### flow/run.sh
#!/bin/bash
# the make line also repeats each setting of config.mk as NAME=value (left out here)
make -C /OpenROAD-flow-scripts/flow DESIGN_CONFIG=/design/flow/config.mk WORK_HOME=/design/flow/orfs CLKGATE_MAP_FILE= finish
### flow/config.mk
export PLATFORM = sky130hd
export DESIGN_NAME = seq_mult
export DESIGN_NICKNAME = seq_mult
export VERILOG_FILES = /design/flow/design.v
export SDC_FILE = /design/flow/constraint.sdc
export NUM_CORES = 4
export LEC_CHECK = 0
export ABC_AREA = 1
export CAP_MARGIN = 10
export CELL_PAD_IN_SITES_GLOBAL_PLACEMENT = 1
export CORE_MARGIN = 2
export CORE_UTILIZATION = 37
export CTS_CLUSTER_DIAMETER = 235
export GPL_TIMING_DRIVEN = 1
export MAX_ROUTING_LAYER = met4
export MIN_ROUTING_LAYER = met1
export PLACE_DENSITY_LB_ADDON = 0.09
export SETUP_SLACK_MARGIN = 0.63
export SLEW_MARGIN = 0
export TNS_END_PERCENT = 65
### flow/constraint.sdc
create_clock -name core_clock -period 3.35 [get_ports {clk}]
set_input_delay 0.6700 -clock core_clock [delete_from_list [all_inputs] [get_ports {clk}]]
set_output_delay 0.6700 -clock core_clock [all_outputs]
set_load 0.01 [all_outputs]
### flow/design.v
module seq_mult(d, done, clk, a, b, go, reset);
  parameter n=32, log2n=5;
  output [2*n-1:0] d;
  output reg done;
	input clk;
	input [n-1:0] a, b;
	input go, reset;
	reg c;
	reg [n-1:0] p, q, m;
	reg [log2n:0]count;
	reg [n:0] sum;
	reg [log2n:0] count_n;
	always @(posedge clk, posedge reset)
		if(reset == 1) begin
			done <= 0;
		end
    else if(reset == 0) begin
			if(go) begin
				c <= 0;
        p <= 0;
				q <= a;
				m <= b;
				done <= 0;
				count <= n;
      end
			else if (!done) begin
				if (q[0] == 0) begin
					sum = 0 + p; 
				end
				else begin
					sum = m + p; 
				end
				{c,p,q} <= {sum,q} >> 1;
				count_n = count - 1;
				count <= count_n;
				if (count_n == 0) begin
					done <= 1;
				end
			end
		end
	assign d = {p,q};
endmodule
==> flow_summary.json, run 1 <==
{
  "drt_iter0_drc": 308,
  "async_flop_share": 0.009709,
  "ys.flops": 103,
  "p_leak_nw": 4.117,
  "synth_cell_types": 28,
  "antenna_found_initial": 0,
  "slew_headroom": 0.5216,
  "clock_power_w": 0.00113,
  "crit_end": "p[27]$_SDFFCE_PP0P_",
  "gr-usage-met2": 0.3096,
  "slew_violations": 0,
  "cts_tree": "yes",
  "cts-root-buf": "clkbuf_16",
  "cts_made_buffers": 9,
  "viasPerCell": 4.507,
  "fin_tns_setup_ns": 0,
  "yosys-top-cells-count": "nand2_1, inv_1, edfxtp_1",
  "min_from": "q[19]$_DFFE_PP_",
  "period_minus_slack_ns": 2.427,
  "fp_util": 0.3789,
  "cts-resized-gates": 0,
  "dp_hpwl_um": 12820,
  "cp_cell_sequence": "ha_1, fa_1, nand3_1, nand3_1, nand3_1, nand3_1, nand2_1, a21oi_1, nor2_1, nor2_1",
  "yosysTopAreaCellShare": 0.4674,
  "cp-start-kind": "register",
  "drc": 0,
  "ys_cells": 866,
  "grtUsageTotal": 0.2018,
  "ys_sh_aoi": 0.03952,
  "yosys_most_used_dff": "edfxtp_1",
  "pwr-share-seq": 0.420,
  "crit_type": "register to register",
  "grt_max_degree": 71,
  "num_vias": 5530,
  "log.warning_count": 27,
  "finalClockPeriodUsage": 0.7246,
  "cts_setup_buffers": 0,
  "critPathSlowestCell": "fa_1",
  "placed_cell_area_mm2": 0.008153,
  "critPathMaxStageDelay_ns": 0.47,
  "holdCritPathClass": "register to register",
  "area.combinational_mm2": 0.002860,
  "r2r_cells": 10,
  "r2r_setup_slack_ns": 0.92,
  "fp.dieW_um": 137.1,
  "worstSkewPairLatency_ns": 0.36,
  "timing.rr.end": "p[27]$_SDFFCE_PP0P_",
  "cts_htree_levels": 3,
  "grt_pass1_wl_um": 27890,
  "cts_buffer_depth": 2,
  "cp_max_fo": 4,
  "power_sequential_w": 0.00163,
  "p_int_w": 0.002631,
  "fin_nets": 1099,
  "wire_per_inst_um": 14.37,
  "fmax_mhz": 412.0,
  "ys_sh_adder": 0.06796,
  "drt_pass1_iterations": 5,
  "critical_path.top_delay_family": "simple AND/OR/NAND/NOR gates",
  "skew_ns": 0.01494,
  "ys_seq_frac": 0.4712,
  "cap_viol_max_count": 0,
  "p_total_w": 0.003872,
  "gp_congestion": 0.8663,
  "hold_buffers": 0,
  "syn_to_final_growth_pct": 29.09,
  "syn_area_mm2": 0.006554,
  "top_power_group": "registers",
  "cp.depth": 10,
  "finalHoldViolCount": 0,
  "clkTransAtPathRegs_ns": 0.07,
  "fin_cells": 1227,
  "comb_cell_power_w": 0.00111,
  "crit_start": "p[0]$_SDFFCE_PP0P_",
  "cp_num_buf_inv": 0,
  "crit_top_cell": "nand3_1",
  "mux_area_frac": 0,
  "synth_cells": 866,
  "min_path_cells": 2,
  "setup_violations": 0,
  "utilization": 0.4891,
  "cts.sinks": 103,
  "hold_end": "q[18]$_DFFE_PP_",
  "grt_overflow": 0,
  "portBuffers": 131,
  "use_met1": 0.2654,
  "p_switching_w": 0.001241,
  "antenna_left": 0,
  "ioPinCount": 132,
  "final_cell_area_mm2": 0.008461,
  "clockPowerShare": 0.293,
  "p_per_area_mw_per_mm2": 457.6,
  "die_y_um": 137.1,
  "syn_area_per_cell_um2": 7.568,
  "chipArea_mm2": 0.01879,
  "synth_area_leader_cell": "edfxtp_1",
  "reg2reg_from": "p[0]$_SDFFCE_PP0P_",
  "edf_count": 102,
  "yosys.cell_count.top_type": "nand2_1",
  "xor_area_frac": 0.02539,
  "comb_power_share": 0.287,
  "met3_usage": 0.05259,
  "core_mm2": 0.01730,
  "cp-end-kind": "register",
  "peakVddDrop_mv": 0.2416,
  "ys_area_mm2": 0.006554,
  "switching_share": 0.3204,
  "busiest_layer": "met2",
  "worst_slew_pin_slew_ns": 0.7175,
  "ys_top_logic_family": "simple AND/OR/NAND/NOR gates",
  "register_area_mm2": 0.003088,
  "placedCellCount": 1211,
  "fillers": 1804,
  "rsz0062_at_grt": "false",
  "status": "finished clean",
  "routed_wl_um": 17630,
  "yosys_warnings": 1,
  "cp.required_ns": 3.46,
  "top_cells_by_area": "edfxtp_1, nand2_1, inv_1",
  "ys_sh_simple": 0.3007,
  "diodes": 0,
  "grt_pass1_vias": 5315,
  "syn_nets": 968,
  "worstPathArrival_ns": 2.54,
  "rows": 48
}
stage by stage:
| step | hold slack, ns | worst slack, ns |
|---|---|---|
| after detailed placement | 0.5283 | 0.9188 |
| final | 0.5427 | 0.9227 |
| after floorplan | 0.4040 | 0.6372 |
| after CTS | 0.5459 | 0.9371 |
| after global placement | 0.5216 | 0.9618 |
| after global routing | 0.5784 | 0.7864 |
per-layer routing:
layer	part of all wire	routed length [µm]
met1	0.49	8578
met2	0.44	7809
met3	0.057	1013
met4	0.013	230
met5	0	0
layout make-up:
type,instances,share of cell area
flip-flops and latches,103,0.3650
clock buffers,11,0.02869
multi-input cells,597,0.3381
inverters,149,0.06610
clock inverters,5,0.007690
repair buffers,137,0.1612
well taps,225,0.03327
==> inputs of run 2 (changes only) <==
- ABC_AREA: 1 -> unset
- CAP_MARGIN: 10 -> 20
- CELL_PAD_IN_SITES_GLOBAL_PLACEMENT: 1 -> 2
- CORE_ASPECT_RATIO: unset -> 0.5
- CORE_UTILIZATION: 37 -> 44
- CTS_CLUSTER_DIAMETER: 235 -> 377
- CTS_CLUSTER_SIZE: unset -> 99
- GPL_TIMING_DRIVEN: 1 -> unset
- MAX_ROUTING_LAYER: met4 -> unset
- MIN_ROUTING_LAYER: met1 -> unset
- PLACE_DENSITY_LB_ADDON: 0.09 -> unset
- SETUP_SLACK_MARGIN: 0.63 -> 0.92
- SLEW_MARGIN: 0 -> 20
- TNS_END_PERCENT: 65 -> 5
- clock period: 3.35 -> 3.3 ns (I/O delays scaled with it)
==> run 2 against run 1 <==
- critical path depth is 2 lower
- fmax down 8.4%
- die area fell by 24%
- non-clock buffer count increased by 18
- global-route usage rose by 1.6 points
==> flow_summary.json, run 2 <==
{
  "status": "finished clean",
  "portBuffers": 131,
  "syn_area_per_cell_um2": 11.93,
  "core_mm2": 0.01284,
  "finalClockPeriodUsage": 0.8030,
  "die_y_um": 85.58,
  "cp_max_fo": 4,
  "pwr-share-seq": 0.429,
  "ioPinCount": 132,
  "worst_slew_pin_slew_ns": 0.5895,
  "top_power_group": "registers",
  "async_flop_share": 0.009709,
  "timing.rr.end": "p[28]$_SDFFCE_PP0P_",
  "diodes": 0,
  "fillers": 1077,
  "antenna_left": 0,
  "ys_top_logic_family": "AND-OR/OR-AND gates",
  "crit_type": "register to register",
  "p_switching_w": 0.001192,
  "period_minus_slack_ns": 2.650,
  "grt_pass1_vias": 4677,
  "yosysTopAreaCellShare": 0.5231,
  "dp_slack_ns": 0.4926,
  "finalHoldViolCount": 0,
  "grt_pass1_wl_um": 24490,
  "yosys-top-cells-count": "edfxtp_1, nor2_1, ha_1, nand2_1, a21oi_1",
  "drt_pass1_iterations": 16,
  "comb_power_share": 0.287,
  "log.warning_count": 32,
  "drt_iter0_drc": 277,
  "ys_sh_simple": 0.1096,
  "rows": 29,
  "peakVddDrop_mv": 0.2433,
  "fin_ws_ns": 0.6500,
  "clockPowerShare": 0.284,
  "cp_num_buf_inv": 0,
  "rsz0062_at_grt": "true",
  "cp.required_ns": 3.41,
  "yosys_warnings": 1,
  "cts_htree_levels": 3,
  "switching_share": 0.3085,
  "p_int_w": 0.002673,
  "whs_ns": 0.5814,
  "critical_path.top_delay_family": "AND-OR/OR-AND gates",
  "ys_seq_frac": 0.5274,
  "fin_tns_setup_ns": 0,
  "busiest_layer": "met2",
  "met3_usage": 0.06784,
  "cp-start-kind": "register",
  "critPathSlowestCell": "edfxtp_1",
  "synth_area_leader_cell": "edfxtp_1",
  "fp_util": 0.4559,
  "num_vias": 4564,
  "gr-usage-met2": 0.3493,
  "clock_power_w": 0.00110,
  "ys_area_mm2": 0.005856,
  "routed_wl_um": 15320,
  "p_leak_nw": 2.952,
  "xor_area_frac": 0.02842,
  "cts.sinks": 103,
  "viasPerCell": 5.600,
  "ys_cells": 491,
  "cp.depth": 8,
  "chipArea_mm2": 0.01430,
  "power_sequential_w": 0.00166,
  "cts_tree": "yes",
  "yosys.cell_count.top_type": "edfxtp_1",
  "synth_cell_types": 60,
  "edf_count": 102,
  "worstPathArrival_ns": 2.76,
  "wire_per_inst_um": 18.80,
  "fin_nets": 742,
  "cp_cell_sequence": "ha_1, a21oi_1, o22ai_2, and3_2, o21a_2, o21a_1, or3_1, a32o_1",
  "min_from": "q[7]$_DFFE_PP_",
  "critPathMaxStageDelay_ns": 0.46,
  "clkTransAtPathRegs_ns": 0.09,
  "hold_buffers": 0,
  "dp_hpwl_um": 10750,
  "final_cell_area_mm2": 0.007985,
  "ys.flops": 103,
  "cts-root-buf": "clkbuf_16",
  "fmax_mhz": 377.4,
  "top_cells_by_area": "edfxtp_1, ha_1, mux2_2",
  "syn_nets": 593,
  "r2r_setup_slack_ns": 0.65,
  "use_met1": 0.3009,
  "syn_area_mm2": 0.005856,
  "setup_violations": 0,
  "gp_congestion": 0.8479,
  "slew_violations": 0,
  "p_total_w": 0.003865,
  "p_per_area_mw_per_mm2": 484.1,
  "slew_headroom": 0.6056,
  "r2r_cells": 8,
  "cts_made_buffers": 9,
  "min_path_cells": 1,
  "grtUsageTotal": 0.2181,
  "worstSkewPairLatency_ns": 0.36,
  "antenna_found_initial": 1,
  "cap_viol_max_count": 0,
  "grt_max_degree": 48,
  "synth_cells": 491,
  "comb_cell_power_w": 0.00111,
  "mux_area_frac": 0.07692,
  "grt_overflow": 0,
  "crit_start": "p[1]$_SDFFCE_PP0P_",
  "ys_sh_adder": 0.07607,
  "holdCritPathClass": "register to register",
  "ys_sh_aoi": 0.1628,
  "placed_cell_area_mm2": 0.007427,
  "fp.dieW_um": 167.1,
  "syn_to_final_growth_pct": 36.37,
  "cp-end-kind": "register",
  "crit_end": "p[28]$_SDFFCE_PP0P_",
  "yosys_most_used_dff": "edfxtp_1",
  "skew_ns": 0.01504,
  "cts_buffer_depth": 2,
  "drc": 0,
  "reg2reg_from": "p[1]$_SDFFCE_PP0P_",
  "hold_end": "q[6]$_DFFE_PP_"
}
## run 2: metrics by stage
step,utilization,instances
4_1_cts,0.6110,811
3_3_place_gp,0.5782,783
6_report,0.6217,815
2_1_floorplan,-,491
3_5_place_dp,0.5782,783
5_1_grt,0.6217,815
## run 2: what timing repair did
| action | 4_1_cts | 5_1_grt |
|---|---|---|
| pin swaps | 9 | 6 |
| buffers inserted | 12 | 4 |
| gates resized | 6 | 16 |
| setup endpoints to repair | 21 | 24 |
## run 2: cell type report
| cell class | instances | area [µm²] | share of cell area |
|---|---|---|---|
| Sequential cell | 103 | 3088 | 0.3867 |
| Multi-Input combinational cell | 360 | 2835 | 0.3551 |
| Timing Repair Buffer | 155 | 1511 | 0.1893 |
| Clock buffer | 10 | 229.0 | 0.02867 |
| Tap cell | 170 | 212.7 | 0.02664 |
| Clock inverter | 6 | 62.56 | 0.007835 |
| Inverter | 11 | 46.29 | 0.005798 |
## run 2: layer usage
layer | vias to the layer above | share of wire
met1 | 2223 | 0.47
li1 | 2206 | -
met5 | - | 0.00078
met3 | 11 | 0.071
met2 | 122 | 0.45
met4 | 2 | 0.0067
==> inputs of run 3 (changes only) <==
- ABC_AREA: unset -> 1
- CAP_MARGIN: 20 -> 10
- CELL_PAD_IN_SITES_DETAIL_PLACEMENT: unset -> 2
- CELL_PAD_IN_SITES_GLOBAL_PLACEMENT: 2 -> 3
- CORE_ASPECT_RATIO: 0.5 -> unset
- CORE_UTILIZATION: 44 -> 37
- CTS_CLUSTER_DIAMETER: 377 -> 235
- CTS_CLUSTER_SIZE: 99 -> unset
- GPL_TIMING_DRIVEN: unset -> 1
- MAX_ROUTING_LAYER: unset -> met5
- MIN_ROUTING_LAYER: unset -> met1
- PLACE_DENSITY_LB_ADDON: unset -> 0.09
- SETUP_SLACK_MARGIN: 0.92 -> 0.63
- SLEW_MARGIN: 20 -> 0
- TNS_END_PERCENT: 5 -> 65
- clock period: 3.3 -> 3.35 ns (I/O delays scaled with it)
==> run 3 against run 2 <==
- die area up 31%
- area after synthesis up 12%
- synthesized cell count increased by 76%
- the flow now stops in global placement (3_3_place_gp)
==> flow_summary.json, run 3 <==
{
  "status": "did not finish",
  "lastStage": "global placement (3_3_place_gp)",
  "error": "[ERROR FLW-0024] Place density exceeds 1.0 (current PLACE_DENSITY_LB_ADDON =  0.09). Please check if the value of  PLACE_DENSITY_LB_ADDON is between 0 and 0.99.",
  "edf_count": 102,
  "die_y_um": 137.1,
  "fp_util": 0.3789,
  "yosys.cell_count.top_type": "nand2_1",
  "ys_top_logic_family": "simple AND/OR/NAND/NOR gates",
  "yosys_warnings": 1,
  "yosys-top-cells-count": "nand2_1, inv_1, edfxtp_1",
  "ys_area_mm2": 0.006554,
  "mux_area_frac": 0,
  "ioPinCount": 132,
  "ys_cells": 866,
  "yosys_most_used_dff": "edfxtp_1",
  "ys_sh_aoi": 0.03952,
  "synth_cells": 866,
  "syn_nets": 968,
  "synth_cell_types": 28,
  "fp.dieW_um": 137.1,
  "ys.flops": 103,
  "ys_sh_simple": 0.3007,
  "async_flop_share": 0.009709,
  "yosysTopAreaCellShare": 0.4674,
  "chipArea_mm2": 0.01879,
  "ys_sh_adder": 0.06796,
  "syn_area_mm2": 0.006554,
  "xor_area_frac": 0.02539,
  "syn_area_per_cell_um2": 7.568,
  "rows": 48,
  "core_mm2": 0.01730,
  "ys_seq_frac": 0.4712,
  "top_cells_by_area": "edfxtp_1, nand2_1, inv_1",
  "synth_area_leader_cell": "edfxtp_1"
}
==> inputs of run 4 (changes only) <==
- ABC_AREA: 1 -> unset
- CAP_MARGIN: 10 -> 35
- CELL_PAD_IN_SITES_DETAIL_PLACEMENT: 2 -> unset
- CELL_PAD_IN_SITES_GLOBAL_PLACEMENT: 3 -> unset
- CORE_UTILIZATION: 37 -> 66
- CTS_CLUSTER_DIAMETER: 235 -> unset
- CTS_CLUSTER_SIZE: unset -> 74
- GPL_TIMING_DRIVEN: 1 -> unset
- HOLD_SLACK_MARGIN: unset -> 0.28
- MAX_ROUTING_LAYER: met5 -> unset
- MIN_ROUTING_LAYER: met1 -> unset
- PLACE_DENSITY_LB_ADDON: 0.09 -> unset
- SETUP_SLACK_MARGIN: 0.63 -> -0.16
- SLEW_MARGIN: 0 -> 20
- TNS_END_PERCENT: 65 -> unset
- clock period: 3.35 -> 2.64 ns (I/O delays scaled with it)
==> run 4 against run 3 <==
- now fails the layout checks on negative setup slack
- synthesized cell count decreased by 43%
- area after synthesis decreased by 11%
- die area decreased by 49%
==> flow_summary.json, run 4 <==
{
  "status": "finished with violations",
  "failed_checks": "negative setup slack",
  "timing.rr.end": "p[18]$_SDFFCE_PP0P_",
  "cts_buffer_depth": 2,
  "finalHoldViolCount": 0,
  "cp-end-kind": "register",
  "crit_start": "p[1]$_SDFFCE_PP0P_",
  "synth_cells": 491,
  "wire_per_inst_um": 30.06,
  "top_power_group": "registers",
  "fmax_mhz": 326.3,
  "fin_nets": 775,
  "yosysTopAreaCellShare": 0.5231,
  "ys_sh_aoi": 0.1628,
  "fillers": 278,
  "synth_area_leader_cell": "edfxtp_1",
  "rows": 34,
  "final_cell_area_mm2": 0.008006,
  "synth_cell_types": 60,
  "cts_tree": "yes",
  "worstPathArrival_ns": 3.26,
  "period_minus_slack_ns": 3.065,
  "syn_area_mm2": 0.005856,
  "clkTransAtPathRegs_ns": 0.12,
  "cts_htree_levels": 3,
  "fin_tns_setup_ns": -4.934,
  "critPathMaxStageDelay_ns": 0.51,
  "clockPowerShare": 0.217,
  "cp_cell_sequence": "ha_1, a21oi_2, o22ai_2, and3_2, nor3b_4, buf_4, a21oi_1, xnor2_1, a211oi_1",
  "r2r_cells": 9,
  "syn_to_final_growth_pct": 36.73,
  "critical_path.top_delay_family": "AND-OR/OR-AND gates",
  "drc": 0,
  "log.warning_count": 31,
  "comb_cell_power_w": 0.00170,
  "viasPerCell": 7.454,
  "mux_area_frac": 0.07692,
  "yosys_warnings": 1,
  "whs_ns": 0.5097,
  "gp_congestion": 0.9626,
  "cts_made_buffers": 9,
  "chipArea_mm2": 0.009641,
  "xor_area_frac": 0.02842,
  "holdCritPathClass": "input port to async pin",
  "ioPinCount": 132,
  "antenna_found_initial": 1,
  "placed_cell_area_mm2": 0.007607,
  "antenna_left": 0,
  "power_sequential_w": 0.00210,
  "top_cells_by_area": "edfxtp_1, ha_1, mux2_2",
  "p_leak_nw": 3.080,
  "fin_cells": 787,
  "worstSkewPairLatency_ns": 0.40,
  "drt_iter0_drc": 1035,
  "fp.dieW_um": 98.19,
  "finalClockPeriodUsage": 1.161,
  "cts.sinks": 103,
  "ys_area_mm2": 0.005856,
  "ys_cells": 491,
  "crit_type": "register to register",
  "portBuffers": 131,
  "worst_slew_pin_slew_ns": 0.5879,
  "hold_buffers": 0,
  "ys_top_logic_family": "AND-OR/OR-AND gates",
  "routed_wl_um": 23660,
  "cap_viol_max_count": 0,
  "cts-root-buf": "clkbuf_8",
  "grt_max_degree": 47,
  "ys_seq_frac": 0.5274,
  "core_mm2": 0.008678,
  "yosys-top-cells-count": "edfxtp_1, nor2_1, ha_1, nand2_1, a21oi_1",
  "ys.flops": 103,
  "edf_count": 102,
  "switching_share": 0.3547,
  "grt_pass1_vias": 5549,
  "pwr-share-seq": 0.432,
  "placedCellCount": 760,
  "cp.depth": 9,
  "cp.required_ns": 2.83,
  "reg2reg_from": "p[1]$_SDFFCE_PP0P_",
  "p_int_w": 0.003132,
  "setup_violations": 23,
  "peakVddDrop_mv": 0.4317,
  "die_y_um": 98.19,
  "critPathSlowestCell": "edfxtp_1",
  "grt_pass1_wl_um": 30780,
  "async_flop_share": 0.009709,
  "r2r_setup_slack_ns": -0.42,
  "slew_violations": 0,
  "slew_headroom": 0.6071,
  "p_per_area_mw_per_mm2": 606.2,
  "dp_hpwl_um": 12890,
  "skew_ns": 0.02163,
  "p_switching_w": 0.001721,
  "grtUsageTotal": 0.4177,
  "ys_sh_simple": 0.1096,
  "crit_end": "p[18]$_SDFFCE_PP0P_",
  "cp-start-kind": "register",
  "yosys.cell_count.top_type": "edfxtp_1",
  "drt_pass1_iterations": 12,
  "grt_overflow": 0,
  "rsz0062_at_grt": "true",
  "ys_sh_adder": 0.07607,
  "syn_nets": 593,
  "cp_num_buf_inv": 1,
  "yosys_most_used_dff": "edfxtp_1",
  "cp_max_fo": 6,
  "num_vias": 5866,
  "comb_power_share": 0.351,
  "fin_ws_ns": -0.4247,
  "clock_power_w": 0.00105,
  "fp_util": 0.6747,
  "syn_area_per_cell_um2": 11.93
}
-- run 4: layer usage --
metal | track usage | routed length [µm]
met5 | 0 | 0
met3 | 0.1224 | 3482
met2 | 0.6876 | 10570
met4 | 0.2508 | 2510
met1 | 0.4855 | 7097
-- run 4: cell type report --
class	count	area, µm²	area share
diodes	1	2.502	0.0003125
repair buffers	188	1750	0.2186
inverters	11	41.29	0.005157
multi-input cells	360	2800	0.3497
flip-flops and latches	103	3088	0.3857
clock buffers	10	137.6	0.01719
clock inverters	6	51.30	0.006407
well taps	108	135.1	0.01688
-- run 4: through the flow --
stage	utilization	worst slack (ns)	power, W
finish	0.9226	-0.4247	0.004854
global route	0.9226	-0.4527	0.004942
CTS	0.9015	-0.1477	0.004568
detailed placement	0.8766	-0.2027	0.003531
global placement	0.8766	-0.03796	0.003437
floorplan	-	-0.1513	0.002880
-- run 4: repair_timing --
item / in CTS / in global routing
setup endpoints to repair: 8 / 19
pin swaps: 3 / 18
buffers inserted: 1 / 9
endpoints found under the hold margin: 0 / 0
resized: 6 / 24
==> inputs of run 5 (changes only) <==
- ABC_AREA: unset -> 1
- CAP_MARGIN: 35 -> 20
- CTS_CLUSTER_SIZE: 74 -> unset
- HOLD_SLACK_MARGIN: 0.28 -> -0.1
- PLACE_DENSITY_LB_ADDON: unset -> 0.01
- SETUP_SLACK_MARGIN: -0.16 -> unset
- TNS_END_PERCENT: unset -> 5
- clock period: 2.64 -> 2.02 ns (I/O delays scaled with it)
==> run 5 against run 4 <==
- the flow now stops in global routing (5_1_grt)
- die area increased by 11%
- area after synthesis increased by 12%
- synthesized cell count increased by 76%
==> flow_summary.json, run 5 <==
{
  "lastStage": "global routing (5_1_grt)",
  "die_y_um": 103.7,
  "ys_sh_simple": 0.3007,
  "status": "did not finish",
  "gp_congestion": 0.9804,
  "ys_area_mm2": 0.006554,
  "placed_cell_area_mm2": 0.008408,
  "syn_area_mm2": 0.006554,
  "cts_buffer_depth": 2,
  "ys_top_logic_family": "simple AND/OR/NAND/NOR gates",
  "error": "[ERROR GRT-0232] Routing congestion too high. Check the congestion heatmap in the GUI.",
  "dp_hpwl_um": 14600,
  "top_cells_by_area": "edfxtp_1, nand2_1, inv_1",
  "fp.dieW_um": 103.7,
  "portBuffers": 131,
  "core_mm2": 0.009684,
  "cts-root-buf": "clkbuf_8",
  "ys_sh_aoi": 0.03952,
  "yosys_warnings": 1,
  "yosys_most_used_dff": "edfxtp_1",
  "yosys-top-cells-count": "nand2_1, inv_1, edfxtp_1",
  "chipArea_mm2": 0.01074,
  "synth_cell_types": 28,
  "synth_area_leader_cell": "edfxtp_1",
  "dp_slack_ns": -0.2006,
  "ys_sh_adder": 0.06796,
  "grt_overflow": 8,
  "syn_nets": 968,
  "async_flop_share": 0.009709,
  "syn_area_per_cell_um2": 7.568,
  "synth_cells": 866,
  "ys.flops": 103,
  "cts.sinks": 103,
  "edf_count": 102,
  "fp_util": 0.6767,
  "rows": 36,
  "mux_area_frac": 0,
  "ioPinCount": 132,
  "ys_seq_frac": 0.4712,
  "ys_cells": 866,
  "cts_made_buffers": 9,
  "yosys.cell_count.top_type": "nand2_1",
  "cts_htree_levels": 3,
  "grtUsageTotal": 0.7289,
  "xor_area_frac": 0.02539,
  "yosysTopAreaCellShare": 0.4674
}
==> run 5: per-stage QoR <==
step	total power (W)	hold slack [ns]	cells
after CTS	0.006271	0.2909	1185
after floorplan	0.003873	0.1380	866
after global placement	0.004673	0.5189	1165
after detailed placement	0.004792	0.5428	1165
==> run 5: routing by layer <==
metal	GRT usage	overflow
met1	0.7165	0
met5	0.1714	0
met2	0.9262	4
met4	0.7510	4
met3	0.5444	0
==> run 5: repair_timing <==
action,CTS
pin swaps,17
buffers inserted,5
resized,77
setup endpoints to repair,26
hold buffers,0
==> inputs of run 6 (changes only) <==
- ABC_AREA: 1 -> unset
- CORE_UTILIZATION: 66 -> 65
- HOLD_SLACK_MARGIN: -0.1 -> unset
- PLACE_DENSITY: unset -> 0.6
- PLACE_DENSITY_LB_ADDON: 0.01 -> unset
- SETUP_SLACK_MARGIN: unset -> 0.4
- TNS_END_PERCENT: 5 -> unset
- clock period: 2.02 -> 3.3 ns (I/O delays scaled with it)
==> run 6 against run 5 <==
- now clean on timing, DRC and antenna
- die area decreased by 8.9%
- synthesized cell count down 43%
- area after synthesis down 11%
==> flow_summary.json, run 6 <==
{
  "syn_area_per_cell_um2": 11.93,
  "cp_num_buf_inv": 0,
  "syn_nets": 593,
  "ys.flops": 103,
  "slew_headroom": 0.4032,
  "critical_path.top_delay_family": "AND-OR/OR-AND gates",
  "syn_to_final_growth_pct": 28.72,
  "finalClockPeriodUsage": 0.8763,
  "finalHoldViolCount": 0,
  "critPathSlowestCell": "edfxtp_1",
  "antenna_found_initial": 0,
  "ys_sh_aoi": 0.1628,
  "worstPathArrival_ns": 3.03,
  "crit_start": "p[0]$_SDFFCE_PP0P_",
  "power_sequential_w": 0.00166,
  "cp-end-kind": "register",
  "xor_area_frac": 0.02842,
  "worst_slew_pin_slew_ns": 0.8919,
  "cp-start-kind": "register",
  "fp_util": 0.6714,
  "syn_area_mm2": 0.005856,
  "yosys-top-cells-count": "edfxtp_1, nor2_1, ha_1, nand2_1, a21oi_1",
  "grt_overflow": 0,
  "portBuffers": 131,
  "worstSkewPairLatency_ns": 0.38,
  "setup_violations": 0,
  "cts-root-buf": "clkbuf_8",
  "yosys_warnings": 1,
  "final_cell_area_mm2": 0.007537,
  "hold_end": "q[12]$_DFFE_PP_",
  "drt_iter0_drc": 441,
  "critPathMaxStageDelay_ns": 0.41,
  "slew_violations": 0,
  "r2r_cells": 9,
  "ys_cells": 491,
  "crit_top_cell": "a21oi_1",
  "ys_sh_simple": 0.1096,
  "fin_tns_setup_ns": 0,
  "wire_per_inst_um": 22.09,
  "cap_viol_max_count": 0,
  "min_from": "q[13]$_DFFE_PP_",
  "dp_hpwl_um": 11180,
  "num_vias": 4847,
  "fin_cells": 742,
  "clkTransAtPathRegs_ns": 0.12,
  "yosys.cell_count.top_type": "edfxtp_1",
  "fillers": 406,
  "synth_area_leader_cell": "edfxtp_1",
  "grt_pass1_wl_um": 25380,
  "switching_share": 0.3253,
  "cts_htree_levels": 3,
  "crit_end": "p[23]$_SDFFCE_PP0P_",
  "ioPinCount": 132,
  "cts_buffer_depth": 2,
  "p_switching_w": 0.001149,
  "ys_top_logic_family": "AND-OR/OR-AND gates",
  "placed_cell_area_mm2": 0.007310,
  "whs_ns": 0.5977,
  "synth_cell_types": 60,
  "rows": 34,
  "fp.dieW_um": 98.92,
  "fin_nets": 731,
  "p_leak_nw": 2.857,
  "p_int_w": 0.002382,
  "gp_congestion": 1.010,
  "cp_cell_sequence": "ha_1, fa_2, a21o_1, nand4_1, a21oi_1, o211ai_2, a21oi_1, or3_1, a32o_1",
  "comb_cell_power_w": 0.00107,
  "cp_max_fo": 4,
  "async_flop_share": 0.009709,
  "cp.required_ns": 3.44,
  "period_minus_slack_ns": 2.892,
  "cts_tree": "yes",
  "top_power_group": "registers",
  "placedCellCount": 722,
  "ys_area_mm2": 0.005856,
  "r2r_setup_slack_ns": 0.41,
  "synth_cells": 491,
  "edf_count": 102,
  "drt_pass1_iterations": 5,
  "rsz0062_at_grt": "false",
  "cts_made_buffers": 9,
  "top_cells_by_area": "edfxtp_1, ha_1, mux2_2",
  "p_per_area_mw_per_mm2": 468.4,
  "crit_type": "register to register",
  "timing.rr.end": "p[23]$_SDFFCE_PP0P_",
  "die_y_um": 98.92,
  "clockPowerShare": 0.225,
  "routed_wl_um": 16390,
  "clock_power_w": 0.000793,
  "reg2reg_from": "p[0]$_SDFFCE_PP0P_",
  "log.warning_count": 30,
  "grt_pass1_vias": 4985,
  "yosysTopAreaCellShare": 0.5231,
  "antenna_left": 0,
  "viasPerCell": 6.532,
  "status": "finished clean",
  "min_path_cells": 1,
  "drc": 0,
  "core_mm2": 0.008721,
  "ys_seq_frac": 0.5274,
  "grt_max_degree": 54,
  "fmax_mhz": 345.8,
  "peakVddDrop_mv": 0.3555,
  "yosys_most_used_dff": "edfxtp_1",
  "holdCritPathClass": "register to register",
  "ys_sh_adder": 0.07607,
  "cts.sinks": 103,
  "grtUsageTotal": 0.3337,
  "diodes": 0,
  "skew_ns": 0.01986,
  "mux_area_frac": 0.07692,
  "chipArea_mm2": 0.009784,
  "cp.depth": 9,
  "pwr-share-seq": 0.471,
  "comb_power_share": 0.304
}
## run 6: what timing repair did
action	in CTS	in global routing
endpoints found under the hold margin	0	0
gates resized	0	3
setup endpoints to repair	2	6
hold buffers	0	0
pin swaps	1	2
setup buffers	1	3
## run 6: layout make-up
cell class,instances,area (µm²),share of cell area
timing repair buffer,144,1404,0.1863
inverter,11,41.29,0.005478
clock buffer,9,123.9,0.01643
multi-input combinational,360,2683,0.3559
clock inverter,7,62.56,0.008300
tap,108,135.1,0.01793
sequential,103,3088,0.4097
## run 6: stage by stage
stage	worst slack (ns)	total power, W	util
floorplan	0.3767	0.002304	-
global route	0.3454	0.003659	0.8643
detailed placement	0.4113	0.002705	0.8382
finish	0.4082	0.003530	0.8643
global placement	0.4997	0.002661	0.8382
CTS	0.4110	0.003488	0.8604
## run 6: per-layer routing
| layer | track usage | vias up | routed length (µm) |
|---|---|---|---|
| li1 | - | 2164 | - |
| met1 | 0.4155 | 2287 | 6210 |
| met2 | 0.5598 | 331 | 7939 |
| met3 | 0.08156 | 65 | 1580 |
| met4 | 0.1380 | 0 | 660 |
| met5 | 0 | - | 0 |
==> inputs of run 7 (changes only) <==
- CORE_UTILIZATION: 65 -> 64
- PLACE_DENSITY: 0.6 -> unset
- SETUP_SLACK_MARGIN: 0.4 -> 0.75
- clock period: 3.3 -> 2.78 ns (I/O delays scaled with it)
==> run 7 against run 6 <==
- the layout now fails its checks (negative setup slack)
- via count up 20%
- cell count is 4.7% higher
- sequential share of layout area shrank 3.5 points
- clock power grew 19%
- count of clock-buffer cells in the layout grew 1
==> flow_summary.json, run 7 <==
{
  "status": "finished with violations",
  "failed_checks": "negative setup slack",
  "cp-start-kind": "register",
  "gp_congestion": 0.9419,
  "mux_area_frac": 0.07692,
  "ys_seq_frac": 0.5274,
  "cts_buffer_depth": 2,
  "crit_start": "p[5]$_SDFFCE_PP0P_",
  "cap_viol_max_count": 0,
  "yosys_warnings": 1,
  "clkTransAtPathRegs_ns": 0.13,
  "dp_hpwl_um": 11750,
  "critical_path.top_delay_family": "AND-OR/OR-AND gates",
  "placed_cell_area_mm2": 0.007417,
  "cp.depth": 8,
  "async_flop_share": 0.009709,
  "synth_cells": 491,
  "worst_slew_pin_slew_ns": 0.6866,
  "ys_top_logic_family": "AND-OR/OR-AND gates",
  "xor_area_frac": 0.02842,
  "diodes": 0,
  "rsz0062_at_grt": "true",
  "ys_sh_adder": 0.07607,
  "r2r_setup_slack_ns": -0.18,
  "cts_tree": "yes",
  "fmax_mhz": 337.5,
  "top_power_group": "registers",
  "yosysTopAreaCellShare": 0.5231,
  "portBuffers": 131,
  "cp_max_fo": 6,
  "edf_count": 102,
  "power_sequential_w": 0.00200,
  "synth_cell_types": 60,
  "syn_area_mm2": 0.005856,
  "critPathSlowestCell": "ha_1",
  "cp.required_ns": 2.93,
  "finalClockPeriodUsage": 1.066,
  "busiest_layer": "met2",
  "grt_max_degree": 46,
  "worstPathArrival_ns": 3.11,
  "ioPinCount": 132,
  "rows": 34,
  "finalHoldViolCount": 0,
  "chipArea_mm2": 0.009930,
  "ys_cells": 491,
  "grtUsageTotal": 0.3622,
  "slew_violations": 0,
  "synth_area_leader_cell": "edfxtp_1",
  "p_leak_nw": 3.149,
  "slew_headroom": 0.5388,
  "ys_sh_aoi": 0.1628,
  "yosys.cell_count.top_type": "edfxtp_1",
  "top_cells_by_area": "edfxtp_1, ha_1, mux2_2",
  "setup_violations": 15,
  "yosys-top-cells-count": "edfxtp_1, nor2_1, ha_1, nand2_1, a21oi_1",
  "crit_type": "register to register",
  "critPathMaxStageDelay_ns": 0.47,
  "syn_to_final_growth_pct": 40.98,
  "antenna_left": 0,
  "p_per_area_mw_per_mm2": 565.3,
  "fin_nets": 766,
  "syn_area_per_cell_um2": 11.93,
  "clockPowerShare": 0.203,
  "wire_per_inst_um": 30.30,
  "crit_end": "p[28]$_SDFFCE_PP0P_",
  "fp.dieW_um": 99.65,
  "switching_share": 0.3553,
  "ys_sh_simple": 0.1096,
  "syn_nets": 593,
  "cp_num_buf_inv": 0,
  "grt_pass1_vias": 5110,
  "met3_usage": 0.07309,
  "cts_htree_levels": 3,
  "core_mm2": 0.008806,
  "reg2reg_from": "p[5]$_SDFFCE_PP0P_",
  "ys_area_mm2": 0.005856,
  "timing.rr.end": "p[28]$_SDFFCE_PP0P_",
  "gr-usage-met2": 0.6143,
  "period_minus_slack_ns": 2.963,
  "fin_ws_ns": -0.1832,
  "fillers": 243,
  "worstSkewPairLatency_ns": 0.39,
  "num_vias": 5806,
  "comb_power_share": 0.369,
  "use_met1": 0.4615,
  "holdCritPathClass": "input port to async pin",
  "clock_power_w": 0.000946,
  "drc": 0,
  "final_cell_area_mm2": 0.008255,
  "p_switching_w": 0.001658,
  "r2r_cells": 8,
  "yosys_most_used_dff": "edfxtp_1",
  "routed_wl_um": 23540,
  "log.warning_count": 33,
  "cp_cell_sequence": "ha_1, and3_1, nand3_1, o211ai_2, o21a_2, o21a_1, or3_1, a32o_1",
  "fp_util": 0.6650,
  "drt_pass1_iterations": 6,
  "cts_made_buffers": 9,
  "ys.flops": 103,
  "grt_overflow": 0,
  "skew_ns": 0.02303,
  "comb_cell_power_w": 0.00172,
  "antenna_found_initial": 0,
  "cts-root-buf": "clkbuf_8",
  "cts.sinks": 103,
  "peakVddDrop_mv": 0.3879,
  "area.combinational_mm2": 0.003112,
  "pwr-share-seq": 0.429,
  "cp-end-kind": "register",
  "die_y_um": 99.65,
  "p_int_w": 0.003009,
  "grt_pass1_wl_um": 27450,
  "fin_tns_setup_ns": -1.624,
  "viasPerCell": 7.472,
  "drt_iter0_drc": 896,
  "register_area_mm2": 0.003089,
  "hold_buffers": 0
}
## run 7: layout make-up
| class | instances | share of cell area |
|---|---|---|
| sequential | 103 | 0.3742 |
| multi-input combinational | 360 | 0.3769 |
| clock inverter | 6 | 0.005305 |
| clock buffer | 10 | 0.01546 |
| inverter | 11 | 0.005608 |
| tap | 108 | 0.01637 |
| timing repair buffer | 179 | 0.2061 |
## run 7: repair_timing
action / 4_1_cts / 5_1_grt
gates resized: 18 / 69
buffers inserted: 12 / 20
setup endpoints to repair: 30 / 33
pin swaps: 18 / 21
## run 7: metal layers
layer | share of wire | wire [µm]
met2 | 0.47 | 10990
met5 | 0 | 0
met3 | 0.14 | 3270
met1 | 0.31 | 7405
met4 | 0.080 | 1878
## run 7: per-stage QoR
stage	std cells	setup WS [ns]	util	hold WS [ns]	total power (W)
6_report	777	-0.1832	0.9375	0.5264	0.004667
2_1_floorplan	491	0.2508	-	0.2847	0.002753
4_1_cts	757	0.05016	0.8816	0.4964	0.004194
3_3_place_gp	729	0.1376	0.8423	0.5564	0.003200
5_1_grt	777	-0.2384	0.9375	0.5073	0.004736
3_5_place_dp	729	0.01265	0.8423	0.5748	0.003269
==> inputs of run 8 (changes only) <==
- ABC_AREA: unset -> 1
- CORE_UTILIZATION: 64 -> 67
- CTS_CLUSTER_DIAMETER: unset -> 374
- CTS_CLUSTER_SIZE: unset -> 97
- PLACE_DENSITY: unset -> 0.6
- SETUP_SLACK_MARGIN: 0.75 -> unset
- clock period: 2.78 -> 2.62 ns (I/O delays scaled with it)
==> run 8 against run 7 <==
- the run now finishes clean
- global-route usage is 1.9 points higher
- total power is 1.8% lower
- clock skew is 0.0075 ns lower
- cell count is 46% higher
- area after synthesis is 12% higher
- synthesized cell count is 76% higher
- largest power group unchanged
==> flow_summary.json, run 8 <==
{
  "grt_pass1_wl_um": 30280,
  "peakVddDrop_mv": 0.6042,
  "portBuffers": 131,
  "chipArea_mm2": 0.01059,
  "cts-resized-gates": 0,
  "finalHoldViolCount": 0,
  "final_cell_area_mm2": 0.008225,
  "ys_seq_frac": 0.4712,
  "worst_slew_pin_slew_ns": 0.5277,
  "drc": 0,
  "critPathSlowestCell": "fa_1",
  "use_met1": 0.4691,
  "num_vias": 6316,
  "crit_type": "register to register",
  "busiest_layer": "met2",
  "hold_buffers": 0,
  "viasPerCell": 5.555,
  "yosys.cell_count.top_type": "nand2_1",
  "cts_setup_buffers": 0,
  "log.warning_count": 29,
  "ioPinCount": 132,
  "syn_area_per_cell_um2": 7.568,
  "cp_max_fo": 4,
  "async_flop_share": 0.009709,
  "syn_area_mm2": 0.006554,
  "register_area_mm2": 0.003088,
  "clockPowerShare": 0.218,
  "grt_overflow": 0,
  "drt_iter0_drc": 571,
  "ys_area_mm2": 0.006554,
  "slew_violations": 0,
  "crit_start": "p[0]$_SDFFCE_PP0P_",
  "status": "finished clean",
  "worstSkewPairLatency_ns": 0.40,
  "fillers": 568,
  "dp_hpwl_um": 13810,
  "cp_num_buf_inv": 1,
  "critical_path.top_delay_family": "simple AND/OR/NAND/NOR gates",
  "area.combinational_mm2": 0.002855,
  "p_leak_nw": 4.071,
  "top_cells_by_area": "edfxtp_1, nand2_1, inv_1",
  "crit_top_cell": "nand3_1",
  "cts_buffer_depth": 2,
  "xor_area_frac": 0.02539,
  "yosysTopAreaCellShare": 0.4674,
  "cp-end-kind": "register",
  "pwr-share-seq": 0.456,
  "wire_per_inst_um": 16.93,
  "cp.depth": 12,
  "diodes": 0,
  "cp_cell_sequence": "ha_1, fa_1, nand3_1, nand3_1, nand3_1, nand3_1, nand3_1, nand2_1, nand2_1, nand3_1, nand2_1, inv_1",
  "ys_sh_simple": 0.3007,
  "cts_tree": "yes",
  "top_power_group": "registers",
  "p_switching_w": 0.001634,
  "cts-root-buf": "clkbuf_8",
  "ys_sh_aoi": 0.03952,
  "ys_top_logic_family": "simple AND/OR/NAND/NOR gates",
  "comb_cell_power_w": 0.00150,
  "cp.required_ns": 2.80,
  "comb_power_share": 0.327,
  "cts_htree_levels": 3,
  "die_y_um": 102.9,
  "ys_sh_adder": 0.06796,
  "clock_power_w": 0.000997,
  "power_sequential_w": 0.00209,
  "yosys_warnings": 1,
  "grt_pass1_vias": 6178,
  "setup_violations": 0,
  "gr-usage-met2": 0.6304,
  "antenna_found_initial": 0,
  "slew_headroom": 0.6482,
  "r2r_cells": 12,
  "gp_congestion": 0.9871,
  "p_total_w": 0.004582,
  "fp.dieW_um": 102.9,
  "rsz0062_at_grt": "false",
  "cts.sinks": 103,
  "rows": 36,
  "core_mm2": 0.009639,
  "cap_viol_max_count": 0,
  "critPathMaxStageDelay_ns": 0.46,
  "mux_area_frac": 0,
  "skew_ns": 0.01553,
  "drt_pass1_iterations": 6,
  "utilization": 0.8533,
  "fmax_mhz": 417.4,
  "period_minus_slack_ns": 2.396,
  "r2r_setup_slack_ns": 0.22,
  "syn_to_final_growth_pct": 25.51,
  "antenna_left": 0,
  "edf_count": 102,
  "grtUsageTotal": 0.3807,
  "ys.flops": 103,
  "clkTransAtPathRegs_ns": 0.11,
  "switching_share": 0.3567,
  "p_int_w": 0.002947,
  "crit_end": "p[19]$_SDFFCE_PP0P_",
  "cp-start-kind": "register",
  "synth_area_leader_cell": "edfxtp_1",
  "yosys_most_used_dff": "edfxtp_1",
  "synth_cell_types": 28,
  "synth_cells": 866,
  "fp_util": 0.6799,
  "p_per_area_mw_per_mm2": 557.0,
  "placed_cell_area_mm2": 0.008048,
  "fin_tns_setup_ns": 0,
  "syn_nets": 968,
  "fin_nets": 1101,
  "routed_wl_um": 19250,
  "holdCritPathClass": "input port to async pin",
  "finalClockPeriodUsage": 0.9145,
  "yosys-top-cells-count": "nand2_1, inv_1, edfxtp_1",
  "reg2reg_from": "p[0]$_SDFFCE_PP0P_",
  "worstPathArrival_ns": 2.57,
  "ys_cells": 866,
  "timing.rr.end": "p[19]$_SDFFCE_PP0P_",
  "grt_max_degree": 53,
  "cts_made_buffers": 9,
  "met3_usage": 0.1112
}
==> run 8: layout make-up <==
cell class | instances | area share
Clock inverter | 7 | 0.006541
Tap cell | 133 | 0.02023
Sequential cell | 103 | 0.3754
Timing Repair Buffer | 139 | 0.1676
Multi-Input combinational cell | 597 | 0.3471
Inverter | 149 | 0.06800
Clock buffer | 9 | 0.01506
==> run 8: metal layers <==
layer / wire length [µm] / vias up
met4: 643 / 0
met3: 2227 / 66
met2: 9279 / 416
li1: - / 2957
met1: 7103 / 2877
met5: 0 / -
==> run 8: stage by stage <==
step                      setup WS [ns]  cells  hold slack [ns]
after floorplan                 0.05325    866           0.2580
after global placement           0.4283   1121           0.5216
after detailed placement         0.3242   1121           0.5354
after CTS                        0.2556   1137           0.3756
after global routing            0.04201   1137           0.3844
final                            0.2240   1137           0.3866
==> inputs of run 9 (changes only) <==
- CORE_UTILIZATION: 67 -> 66
- CTS_CLUSTER_DIAMETER: 374 -> unset
- CTS_CLUSTER_SIZE: 97 -> unset
- HOLD_SLACK_MARGIN: unset -> 0.3
- PLACE_DENSITY: 0.6 -> unset
- PLACE_DENSITY_LB_ADDON: unset -> 0.01
- SETUP_SLACK_MARGIN: unset -> 0.64
- clock period: 2.62 -> 2.36 ns (I/O delays scaled with it)
==> run 9 against run 8 <==
- synthesized cell count unchanged
- the run now fails in global routing (5_1_grt)
- die area increased by 1.5%
- area after synthesis unchanged
==> flow_summary.json, run 9 <==
{
  "xor_area_frac": 0.02539,
  "synth_cells": 866,
  "synth_area_leader_cell": "edfxtp_1",
  "fp_util": 0.6767,
  "cts_buffer_depth": 2,
  "placed_cell_area_mm2": 0.008514,
  "cts_htree_levels": 3,
  "rows": 36,
  "lastStage": "global routing (5_1_grt)",
  "placedCellCount": 1122,
  "syn_area_per_cell_um2": 7.568,
  "ys_seq_frac": 0.4712,
  "edf_count": 102,
  "ys.flops": 103,
  "ys_area_mm2": 0.006554,
  "synth_cell_types": 28,
  "error": "[ERROR DPL-0038] Utilization greater than 100%, impossible to legalize",
  "fp.dieW_um": 103.7,
  "cts-root-buf": "clkbuf_8",
  "chipArea_mm2": 0.01074,
  "yosys_most_used_dff": "edfxtp_1",
  "ys_sh_simple": 0.3007,
  "ys_sh_aoi": 0.03952,
  "dp_hpwl_um": 15560,
  "die_y_um": 103.7,
  "core_mm2": 0.009684,
  "yosys-top-cells-count": "nand2_1, inv_1, edfxtp_1",
  "yosys_warnings": 1,
  "gp_congestion": 1.033,
  "portBuffers": 131,
  "cts_made_buffers": 9,
  "yosys.cell_count.top_type": "nand2_1",
  "ys_top_logic_family": "simple AND/OR/NAND/NOR gates",
  "syn_area_mm2": 0.006554,
  "ys_cells": 866,
  "ys_sh_adder": 0.06796,
  "yosysTopAreaCellShare": 0.4674,
  "ioPinCount": 132,
  "dp_slack_ns": 0.2453,
  "status": "did not finish",
  "top_cells_by_area": "edfxtp_1, nand2_1, inv_1",
  "cts.sinks": 103,
  "syn_nets": 968,
  "async_flop_share": 0.009709,
  "mux_area_frac": 0
}
run 9: through the flow:
stage                     total power, W  hold WS (ns)
after floorplan                 0.003472        0.2060
after global placement          0.004056        0.5188
after detailed placement        0.004168        0.5456
after CTS                       0.005443        0.3960
run 9: what timing repair did:
action | in CTS
hold buffers | 0
pin swaps | 28
resized | 174
buffers inserted | 44
setup endpoints to repair | 95
==> inputs of run 10 (changes only) <==
- ABC_AREA: 1 -> unset
- CAP_MARGIN: 20 -> 5
- CORE_UTILIZATION: 66 -> 72
- CTS_CLUSTER_SIZE: unset -> 24
- HOLD_SLACK_MARGIN: 0.3 -> unset
- PLACE_DENSITY_LB_ADDON: 0.01 -> unset
- SETUP_SLACK_MARGIN: 0.64 -> unset
- clock period: 2.36 -> 2.19 ns (I/O delays scaled with it)
==> run 10 against run 9 <==
- the run fails in global placement (3_3_place_gp)
- area after synthesis down 11%
- synthesized cell count down 43%
- die area down 17%
==> flow_summary.json, run 10 <==
{
  "fp_util": 0.7500,
  "ys.flops": 103,
  "edf_count": 102,
  "yosys.cell_count.top_type": "edfxtp_1",
  "ys_sh_simple": 0.1096,
  "ys_area_mm2": 0.005856,
  "error": "[ERROR GPL-0301] Utilization 100.139 % exceeds 100%.",
  "lastStage": "global placement (3_3_place_gp)",
  "ys_cells": 491,
  "async_flop_share": 0.009709,
  "syn_area_mm2": 0.005856,
  "rows": 32,
  "synth_cells": 491,
  "fp.dieW_um": 94.18,
  "synth_cell_types": 60,
  "yosysTopAreaCellShare": 0.5231,
  "core_mm2": 0.007807,
  "top_cells_by_area": "edfxtp_1, ha_1, mux2_2",
  "ys_seq_frac": 0.5274,
  "ys_sh_adder": 0.07607,
  "ys_top_logic_family": "AND-OR/OR-AND gates",
  "chipArea_mm2": 0.008870,
  "mux_area_frac": 0.07692,
  "status": "did not finish",
  "yosys_warnings": 1,
  "ioPinCount": 132,
  "yosys_most_used_dff": "edfxtp_1",
  "xor_area_frac": 0.02842,
  "die_y_um": 94.18,
  "yosys-top-cells-count": "edfxtp_1, nor2_1, ha_1, nand2_1, a21oi_1",
  "synth_area_leader_cell": "edfxtp_1",
  "ys_sh_aoi": 0.1628,
  "syn_nets": 593,
  "syn_area_per_cell_um2": 11.93
}
==> inputs of run 11 (changes only) <==
- CAP_MARGIN: 5 -> 20
- CORE_UTILIZATION: 72 -> 66
- CTS_CLUSTER_SIZE: 24 -> unset
- PLACE_DENSITY: unset -> 0.6
- clock period: 2.19 -> 2.7 ns (I/O delays scaled with it)
==> run 11 against run 10 <==
- now fails the layout checks on negative setup slack
- area after synthesis stayed put
- synthesized cell count unchanged
- die area increased by 8.7%
==> flow_summary.json, run 11 <==
{
  "status": "finished with violations",
  "failed_checks": "negative setup slack",
  "crit_type": "register to register",
  "cp.required_ns": 2.90,
  "setup_violations": 9,
  "dp_hpwl_um": 12430,
  "crit_start": "m[1]$_DFFE_PP_",
  "fmax_mhz": 357.5,
  "grt_overflow": 0,
  "cp-start-kind": "register",
  "edf_count": 102,
  "crit_end": "p[18]$_SDFFCE_PP0P_",
  "cp_max_fo": 6,
  "cts_made_buffers": 9,
  "clkTransAtPathRegs_ns": 0.12,
  "yosys.cell_count.top_type": "edfxtp_1",
  "utilization": 0.9125,
  "slew_violations": 0,
  "power_sequential_w": 0.00205,
  "yosysTopAreaCellShare": 0.5231,
  "grt_pass1_vias": 5504,
  "core_mm2": 0.008678,
  "log.warning_count": 31,
  "fp_util": 0.6747,
  "ys_seq_frac": 0.5274,
  "reg2reg_from": "m[1]$_DFFE_PP_",
  "grt_pass1_wl_um": 29730,
  "p_per_area_mw_per_mm2": 587.7,
  "fin_ws_ns": -0.09682,
  "top_power_group": "registers",
  "diodes": 0,
  "p_total_w": 0.004654,
  "r2r_setup_slack_ns": -0.1,
  "clockPowerShare": 0.222,
  "cts-root-buf": "clkbuf_8",
  "placed_cell_area_mm2": 0.007467,
  "pwr-share-seq": 0.440,
  "period_minus_slack_ns": 2.797,
  "grt_max_degree": 44,
  "register_area_mm2": 0.003088,
  "slew_headroom": 0.5179,
  "synth_cell_types": 60,
  "chipArea_mm2": 0.009641,
  "viasPerCell": 7.152,
  "mux_area_frac": 0.07692,
  "worst_slew_pin_slew_ns": 0.7217,
  "worstSkewPairLatency_ns": 0.40,
  "cts_htree_levels": 3,
  "ys_top_logic_family": "AND-OR/OR-AND gates",
  "portBuffers": 131,
  "synth_area_leader_cell": "edfxtp_1",
  "timing.rr.end": "p[18]$_SDFFCE_PP0P_",
  "cp.depth": 9,
  "yosys-top-cells-count": "edfxtp_1, nor2_1, ha_1, nand2_1, a21oi_1",
  "critPathMaxStageDelay_ns": 0.48,
  "ys_cells": 491,
  "gp_congestion": 1.022,
  "worstPathArrival_ns": 2.99,
  "critPathSlowestCell": "edfxtp_1",
  "critical_path.top_delay_family": "AND-OR/OR-AND gates",
  "synth_cells": 491,
  "p_switching_w": 0.001626,
  "grtUsageTotal": 0.3984,
  "clock_power_w": 0.00103,
  "ys_area_mm2": 0.005856,
  "antenna_found_initial": 0,
  "peakVddDrop_mv": 0.3359,
  "area.combinational_mm2": 0.002853,
  "cp_cell_sequence": "ha_1, a21oi_2, o22ai_2, and3_2, nor3b_4, buf_4, a21oi_1, xnor2_1, a211oi_2",
  "syn_to_final_growth_pct": 35.23,
  "r2r_cells": 9,
  "finalHoldViolCount": 0,
  "rsz0062_at_grt": "true",
  "fin_nets": 757,
  "cts_buffer_depth": 2,
  "comb_power_share": 0.338,
  "p_leak_nw": 2.992,
  "xor_area_frac": 0.02842,
  "syn_area_per_cell_um2": 11.93,
  "fp.dieW_um": 98.19,
  "ys_sh_simple": 0.1096,
  "top_cells_by_area": "edfxtp_1, ha_1, mux2_2",
  "num_vias": 5493,
  "comb_cell_power_w": 0.00157,
  "drt_iter0_drc": 690,
  "fin_cells": 768,
  "finalClockPeriodUsage": 1.036,
  "drc": 0,
  "cts.sinks": 103,
  "final_cell_area_mm2": 0.007919,
  "ys.flops": 103,
  "skew_ns": 0.01675,
  "cp-end-kind": "register",
  "placedCellCount": 743,
  "routed_wl_um": 20930,
  "cp_num_buf_inv": 1,
  "yosys_warnings": 1,
  "syn_nets": 593,
  "ys_sh_adder": 0.07607,
  "ys_sh_aoi": 0.1628,
  "antenna_left": 0,
  "ioPinCount": 132,
  "cap_viol_max_count": 0,
  "syn_area_mm2": 0.005856,
  "drt_pass1_iterations": 9,
  "switching_share": 0.3493,
  "p_int_w": 0.003028,
  "yosys_most_used_dff": "edfxtp_1",
  "rows": 34,
  "wire_per_inst_um": 27.26,
  "die_y_um": 98.19,
  "whs_ns": 0.4764,
  "fillers": 328,
  "cts_tree": "yes",
  "holdCritPathClass": "input port to async pin",
  "async_flop_share": 0.009709
}
==> run 11: layer usage <==
metal | vias up | global-route usage | share of wire
met5 | - | 0 | 0
met4 | 0 | 0.2065 | 0.080
met3 | 170 | 0.09592 | 0.12
met2 | 554 | 0.6781 | 0.47
met1 | 2554 | 0.4715 | 0.33
li1 | 2215 | - | -
==> run 11: timing repair <==
action | CTS | global route
cloned | 0 | 0
buffers inserted | 1 | 8
hold buffers | 0 | 0
pin swaps | 2 | 15
endpoints found under the setup margin | 8 | 15
resized | 9 | 25
==> run 11: area by class of cell <==
cell class,count,share of cell area
Sequential cell,103,0.3900
Multi-Input combinational cell,360,0.3602
Timing Repair Buffer,170,0.2019
Tap cell,108,0.01706
Clock buffer,9,0.01564
Clock inverter,7,0.009954
Inverter,11,0.005214
==> run 11: metrics by stage <==
| step | TNS (ns) | setup slack, ns |
|---|---|---|
| 2_1_floorplan | 0 | 0.02334 |
| 3_3_place_gp | 0 | 0.03495 |
| 3_5_place_dp | -0.03326 | -0.01995 |
| 4_1_cts | 0 | 0.004464 |
| 5_1_grt | -1.067 | -0.1415 |
| 6_report | -0.5065 | -0.09682 |
==> inputs of run 12 (changes only) <==
- CAP_MARGIN: 20 -> 40
- CORE_ASPECT_RATIO: unset -> 0.5
- CORE_MARGIN: 2 -> 10
- CORE_UTILIZATION: 66 -> 57
- CTS_CLUSTER_DIAMETER: unset -> 377
- CTS_CLUSTER_SIZE: unset -> 99
- HOLD_SLACK_MARGIN: unset -> 0.3
- PLACE_DENSITY: 0.6 -> unset
- TNS_END_PERCENT: unset -> 5
- clock period: 2.7 -> 3.3 ns (I/O delays scaled with it)
==> run 12 against run 11 <==
- now clean on timing, DRC and antenna
- combinational power is 34% lower
- sequential power decreased by about 20%
- clock skew decreased by 0.0045 ns
==> flow_summary.json, run 12 <==
{
  "routed_wl_um": 15250,
  "status": "finished clean",
  "cp_num_buf_inv": 0,
  "viasPerCell": 5.865,
  "yosysTopAreaCellShare": 0.5231,
  "r2r_setup_slack_ns": 0.28,
  "core_mm2": 0.01012,
  "die_y_um": 91.67,
  "drt_iter0_drc": 350,
  "register_area_mm2": 0.003088,
  "cp-end-kind": "register",
  "crit_type": "register to register",
  "ys_cells": 491,
  "cts_htree_levels": 3,
  "fp_util": 0.5788,
  "slew_headroom": 0.6069,
  "ys_sh_simple": 0.1096,
  "syn_nets": 593,
  "ys_top_logic_family": "AND-OR/OR-AND gates",
  "reg2reg_from": "p[0]$_SDFFCE_PP0P_",
  "placed_cell_area_mm2": 0.007362,
  "critical_path.top_delay_family": "AND-OR/OR-AND gates",
  "ys_area_mm2": 0.005856,
  "grtUsageTotal": 0.2065,
  "timing.rr.end": "p[27]$_SDFFCE_PP0P_",
  "grt_max_degree": 71,
  "comb_cell_power_w": 0.00103,
  "peakVddDrop_mv": 0.2882,
  "fillers": 726,
  "finalClockPeriodUsage": 0.9150,
  "critPathSlowestCell": "edfxtp_1",
  "syn_to_final_growth_pct": 30.62,
  "finalHoldViolCount": 0,
  "grt_overflow": 0,
  "fin_nets": 727,
  "cts_made_buffers": 9,
  "crit_end": "p[27]$_SDFFCE_PP0P_",
  "antenna_found_initial": 0,
  "final_cell_area_mm2": 0.007649,
  "log.warning_count": 29,
  "top_power_group": "registers",
  "yosys-top-cells-count": "edfxtp_1, nor2_1, ha_1, nand2_1, a21oi_1",
  "cp_cell_sequence": "ha_1, fa_1, a21o_1, nand4_1, a21oi_1, o211ai_2, a21oi_1, or3_1, a32o_1",
  "r2r_cells": 9,
  "num_vias": 4516,
  "yosys_warnings": 1,
  "fp.dieW_um": 163.3,
  "xor_area_frac": 0.02842,
  "switching_share": 0.3003,
  "top_cells_by_area": "edfxtp_1, ha_1, mux2_2",
  "comb_power_share": 0.277,
  "p_switching_w": 0.001120,
  "p_per_area_mw_per_mm2": 487.5,
  "skew_ns": 0.01228,
  "crit_top_cell": "a21oi_1",
  "cts-resized-gates": 0,
  "ys_seq_frac": 0.5274,
  "wire_per_inst_um": 19.80,
  "rsz0062_at_grt": "false",
  "setup_violations": 0,
  "power_sequential_w": 0.00165,
  "cts_buffer_depth": 2,
  "async_flop_share": 0.009709,
  "syn_area_per_cell_um2": 11.93,
  "worst_slew_pin_slew_ns": 0.5883,
  "clkTransAtPathRegs_ns": 0.08,
  "yosys_most_used_dff": "edfxtp_1",
  "area.combinational_mm2": 0.002671,
  "dp_hpwl_um": 11240,
  "antenna_left": 0,
  "ys_sh_aoi": 0.1628,
  "p_leak_nw": 2.891,
  "synth_cell_types": 60,
  "crit_start": "p[0]$_SDFFCE_PP0P_",
  "holdCritPathClass": "input port to async pin",
  "grt_pass1_wl_um": 24840,
  "cp.depth": 9,
  "chipArea_mm2": 0.01497,
  "edf_count": 102,
  "hold_buffers": 0,
  "drc": 0,
  "p_int_w": 0.002609,
  "cts.sinks": 103,
  "worstPathArrival_ns": 3.13,
  "pwr-share-seq": 0.443,
  "grt_pass1_vias": 4759,
  "clock_power_w": 0.00104,
  "synth_cells": 491,
  "fmax_mhz": 331.2,
  "rows": 26,
  "ys_sh_adder": 0.07607,
  "cts_setup_buffers": 0,
  "gp_congestion": 0.9171,
  "synth_area_leader_cell": "edfxtp_1",
  "period_minus_slack_ns": 3.020,
  "cap_viol_max_count": 0,
  "clockPowerShare": 0.280,
  "yosys.cell_count.top_type": "edfxtp_1",
  "worstSkewPairLatency_ns": 0.35,
  "ioPinCount": 132,
  "fin_tns_setup_ns": 0,
  "slew_violations": 0,
  "cp-start-kind": "register",
  "critPathMaxStageDelay_ns": 0.43,
  "syn_area_mm2": 0.005856,
  "cts-root-buf": "clkbuf_16",
  "mux_area_frac": 0.07692,
  "drt_pass1_iterations": 5,
  "ys.flops": 103,
  "portBuffers": 131,
  "cts_tree": "yes",
  "cp.required_ns": 3.41,
  "diodes": 0,
  "cp_max_fo": 4
}
[run 12: final cells by class]
type	instances	share of cell area
flip-flops and latches	103	0.4037
multi-input cells	360	0.3493
repair buffers	140	0.1813
clock buffers	9	0.02945
well taps	140	0.02290
clock inverters	7	0.008016
inverters	11	0.005398
[run 12: layer usage]
| layer | up-vias | GRT usage | wire length, µm |
|---|---|---|---|
| met3 | 23 | 0.1021 | 1807 |
| met1 | 2160 | 0.2523 | 6352 |
| li1 | 2160 | - | - |
| met5 | - | 0 | 0 |
| met2 | 173 | 0.3245 | 6890 |
| met4 | 0 | 0.04403 | 199 |
[run 12: stage by stage]
stage / utilization / hold WS, ns / worst slack (ns) / total power, W / std cells
3_5_place_dp: 0.7277 / 0.5641 / 0.3454 / 0.002701 / 754
3_3_place_gp: 0.7277 / 0.5542 / 0.4143 / 0.002681 / 754
5_1_grt: 0.7560 / 0.6013 / 0.1811 / 0.003911 / 770
2_1_floorplan: - / 0.3887 / 0.3767 / 0.002304 / 491
4_1_cts: 0.7560 / 0.5823 / 0.3197 / 0.003747 / 770
6_report: 0.7560 / 0.5803 / 0.2804 / 0.003728 / 770
==> inputs of run 13 (changes only) <==
- CAP_MARGIN: 40 -> 20
- CORE_ASPECT_RATIO: 0.5 -> unset
- CORE_MARGIN: 10 -> 2
- CORE_UTILIZATION: 57 -> 70
- CTS_CLUSTER_DIAMETER: 377 -> unset
- CTS_CLUSTER_SIZE: 99 -> 31
- HOLD_SLACK_MARGIN: 0.3 -> -0.09
- PLACE_DENSITY: unset -> 0.6
- TNS_END_PERCENT: 5 -> unset
- clock period: 3.3 -> 2.67 ns (I/O delays scaled with it)
==> run 13 against run 12 <==
- the flow now stops in global routing (5_1_grt)
- die area decreased by 39%
- area after synthesis unchanged
- synthesized cell count unchanged
==> flow_summary.json, run 13 <==
{
  "ys_area_mm2": 0.005856,
  "cts.sinks": 103,
  "chipArea_mm2": 0.009113,
  "hold_buffers": 0,
  "gp_congestion": 1.020,
  "syn_area_mm2": 0.005856,
  "ys_sh_aoi": 0.1628,
  "syn_nets": 593,
  "lastStage": "global routing (5_1_grt)",
  "yosysTopAreaCellShare": 0.5231,
  "synth_cell_types": 60,
  "ys_sh_simple": 0.1096,
  "cts-root-buf": "clkbuf_8",
  "core_mm2": 0.008175,
  "dp_slack_ns": -0.1550,
  "die_y_um": 95.46,
  "fp.dieW_um": 95.46,
  "ys.flops": 103,
  "yosys.cell_count.top_type": "edfxtp_1",
  "portBuffers": 131,
  "cts_made_buffers": 9,
  "status": "did not finish",
  "top_cells_by_area": "edfxtp_1, ha_1, mux2_2",
  "xor_area_frac": 0.02842,
  "fp_util": 0.7163,
  "yosys_most_used_dff": "edfxtp_1",
  "mux_area_frac": 0.07692,
  "ys_cells": 491,
  "cts_htree_levels": 3,
  "ys_sh_adder": 0.07607,
  "ys_seq_frac": 0.5274,
  "ioPinCount": 132,
  "synth_area_leader_cell": "edfxtp_1",
  "placedCellCount": 736,
  "yosys-top-cells-count": "edfxtp_1, nor2_1, ha_1, nand2_1, a21oi_1",
  "rows": 33,
  "dp_hpwl_um": 12780,
  "cts_buffer_depth": 2,
  "async_flop_share": 0.009709,
  "error": "[ERROR DPL-0038] Utilization greater than 100%, impossible to legalize",
  "ys_top_logic_family": "AND-OR/OR-AND gates",
  "yosys_warnings": 1,
  "syn_area_per_cell_um2": 11.93,
  "synth_cells": 491,
  "edf_count": 102
}
run 13: stage by stage:
step,instance area (µm²),TNS (ns),power (W)
2_1_floorplan,5872,0,0.002848
3_3_place_gp,7436,0,0.003325
3_5_place_dp,7436,-0.6937,0.003431
4_1_cts,7951,-0.1188,0.004708
run 13: what timing repair did:
item	4_1_cts
cloned	0
endpoints found under the setup margin	15
buffers inserted	17
pin swaps	12
resized	31
Power and IR drop assume default switching activity.
